==> flow/design.v (excerpt) <==
module fifo#(parameter DEPTH = 16,
             parameter WIDTH = 16)(
  	input logic clk,
  	input logic rst,
  	input logic push_i,
    input logic [WIDTH-1:0] push_data_i,
  	input logic pop_i,
    output logic [WIDTH-1:0] pop_data_i,
    output logic fifo_full,
    output logic fifo_empty);
clock: 3.62 ns
lec_check: 0
cap_margin: 20
cell_pad_in_sites_global_placement: 1
core_margin: 2
core_utilization: 42
gpl_routability_driven: 0
gpl_timing_driven: 0
hold_slack_margin: 0.16
min_routing_layer: met2
place_density_lb_addon: 0.21
slew_margin: 20
run.sh (not shown) runs the stock make flow with config.mk's settings and CLKGATE_MAP_FILE=.
Next try:
==> flow/config.mk (replaced) <==
export PLATFORM = sky130hd
export DESIGN_NAME = fifo
export DESIGN_NICKNAME = fifo
export VERILOG_FILES = /design/flow/design.v
export SDC_FILE = /design/flow/constraint.sdc
export NUM_CORES = 4
export LEC_CHECK = 0
export CAP_MARGIN = 20
export CORE_MARGIN = 2
export CORE_UTILIZATION = 17
export SLEW_MARGIN = 20
==> flow/constraint.sdc (replaced) <==
create_clock -name core_clock -period 3.41 [get_ports {clk}]
set_input_delay 0.6820 -clock core_clock [delete_from_list [all_inputs] [get_ports {clk}]]
set_output_delay 0.6820 -clock core_clock [all_outputs]
set_load 0.01 [all_outputs]
The new run finished with timing, DRC and antenna clean.
Sequential cell count is unchanged.
Power climbs by 1.1%.
Clock skew drops by 0.010 ns.
Design area climbs by 2.3%.
Synthesized cell count stays the same.
Critical path depth drops by 1.
Cell count climbs by 43%.
Routed wire length climbs by 0.31%.

========
The RTL this note starts from:
==> flow/design.v <==
module fifo#(parameter DEPTH = 16,
             parameter WIDTH = 16)(
  	input logic clk,
  	input logic rst,
  	input logic push_i,
    input logic [WIDTH-1:0] push_data_i,
  	input logic pop_i,
    output logic [WIDTH-1:0] pop_data_i,
    output logic fifo_full,
    output logic fifo_empty);
  localparam addr_bits = $clog2(DEPTH);
  localparam PUSH_ONLY = 2'b10;
  localparam POP_ONLY = 2'b01;
  localparam PUSH_AND_POP = 2'b11;
  logic [DEPTH-1:0][WIDTH-1:0] mem_queue;
  logic [addr_bits:0] rd_ptr, wr_ptr, nxt_rd_ptr, nxt_wr_ptr;
  logic [addr_bits:0] max_index_ptr, min_index_ptr;
  assign max_index_ptr = {1'b1,{addr_bits{1'b0}}};
  assign min_index_ptr = {addr_bits+1{1'b0}};
  assign fifo_full = (rd_ptr[addr_bits] != wr_ptr[addr_bits] ) && (rd_ptr[addr_bits-1:0] == wr_ptr[addr_bits-1:0] );
  assign fifo_empty = (rd_ptr == wr_ptr);
  assign nxt_rd_ptr = rd_ptr + {{addr_bits{1'b0}},1'b1};
  assign nxt_wr_ptr = wr_ptr + {{addr_bits{1'b0}},1'b1};
  always@(posedge clk) begin
    if (rst) begin
      rd_ptr <= {addr_bits+1{1'b0}};
      wr_ptr <= {addr_bits+1{1'b0}};
    end
    else begin
      case({push_i,pop_i})
        PUSH_ONLY: begin
          mem_queue[wr_ptr[addr_bits-1:0]] <= push_data_i;          
		  wr_ptr <= nxt_wr_ptr;
        end
        POP_ONLY: begin 
          pop_data_i <= mem_queue[rd_ptr[addr_bits-1:0]];
          rd_ptr <= nxt_rd_ptr;
        end
        PUSH_AND_POP: begin
          mem_queue[wr_ptr[addr_bits-1:0]] <= push_data_i;
          pop_data_i <= mem_queue[rd_ptr[addr_bits-1:0]];
          wr_ptr <= nxt_wr_ptr;
          rd_ptr <= nxt_rd_ptr;
        end
      endcase
    end
  end
endmodule
clock: 5.0 ns
lec_check: 0
abc_area: 1
cap_margin: 25
cell_pad_in_sites_detail_placement: 2
cell_pad_in_sites_global_placement: 1
core_margin: 5
core_utilization: 40
cts_cluster_size: 14
hold_slack_margin: 0.2
max_routing_layer: met4
min_routing_layer: met1
slew_margin: 25
tns_end_percent: 30
Rerun with:
ABC_AREA = default   (was 1)
CAP_MARGIN = 20   (was 25)
CELL_PAD_IN_SITES_DETAIL_PLACEMENT = default   (was 2)
CELL_PAD_IN_SITES_GLOBAL_PLACEMENT = default   (was 1)
CORE_MARGIN = 2   (was 5)
CORE_UTILIZATION = 62   (was 40)
CTS_CLUSTER_DIAMETER = 292   (was default)
CTS_CLUSTER_SIZE = default   (was 14)
HOLD_SLACK_MARGIN = default   (was 0.2)
MAX_ROUTING_LAYER = default   (was met4)
MIN_ROUTING_LAYER = default   (was met1)
PLACE_DENSITY = 0.36   (was default)
SLEW_MARGIN = 20   (was 25)
TNS_END_PERCENT = default   (was 30)
clock period = 3.51 ns   (was 5.0 ns; I/O delays follow)
Count of clock-buffer cells in the layout went down by 8.
Global-route usage went down by 4.0 points.
Die size went down by 43%.
Register-to-register slack degrades by 0.89 ns.
Power went up by 26%.
Wire length went down by 51%.
Rerun with:
CELL_PAD_IN_SITES_GLOBAL_PLACEMENT = 1   (was default)
CORE_UTILIZATION = 56   (was 62)
CTS_CLUSTER_DIAMETER = default   (was 292)
GPL_ROUTABILITY_DRIVEN = 0   (was default)
GPL_TIMING_DRIVEN = 1   (was default)
HOLD_SLACK_MARGIN = 0.16   (was default)
MIN_ROUTING_LAYER = met1   (was default)
PLACE_DENSITY = 0.39   (was 0.36)
clock period = 2.46 ns   (was 3.51 ns; I/O delays follow)
What happened: Non-clock buffer count rose by 29. Setup slack degrades by 0.39 ns. Design area rose by a few percent.
Rerun with:
CELL_PAD_IN_SITES_GLOBAL_PLACEMENT = 0   (was 1)
CORE_UTILIZATION = 70   (was 56)
clock period = 1.98 ns   (was 2.46 ns; I/O delays follow)
Outcome: Now the flow completed and failed the layout checks on setup timing. Final cell count increases slightly. Sequential power increases by a quarter to a third. Clock power increases by about a fifth. Via count increases by about a fifth. Hold slack is better by 0.041 ns. Count of clock-buffer cells in the layout decreases by 4. Register-to-register slack is worse by 0.47 ns.

========
// fifo: RTL as listed in full above, without the edits since
clock: 5.0 ns
lec_check: 0
cap_margin: 20
cell_pad_in_sites_global_placement: 3
core_margin: 2
core_utilization: 40
hold_slack_margin: 0.2
min_routing_layer: met2
slew_margin: 25
The starting point went through all stages and came out clean.
Edit:
--- a/flow/config.mk
+++ b/flow/config.mk
@@ -9 +8,0 @@
-export CELL_PAD_IN_SITES_GLOBAL_PLACEMENT = 3
@@ -11,4 +10,5 @@
-export CORE_UTILIZATION = 40
-export HOLD_SLACK_MARGIN = 0.2
-export MIN_ROUTING_LAYER = met2
-export SLEW_MARGIN = 25
+export CORE_UTILIZATION = 72
+export CTS_CLUSTER_SIZE = 30
+export PLACE_DENSITY = 0.38
+export SETUP_SLACK_MARGIN = 0.56
+export SLEW_MARGIN = 20
==> flow/constraint.sdc (replaced) <==
create_clock -name core_clock -period 1.94 [get_ports {clk}]
set_input_delay 0.3880 -clock core_clock [delete_from_list [all_inputs] [get_ports {clk}]]
set_output_delay 0.3880 -clock core_clock [all_outputs]
set_load 0.01 [all_outputs]
The new run finished with negative setup slack left. Core utilization rises by 49 points. Combinational power climbs to 4.5 times its value. Via count climbs by 0.44%. Wire length went up by 42%. Worst setup slack got worse by 1.9 ns. Sequential cell count stays the same.
Power and IR drop assume default switching activity.
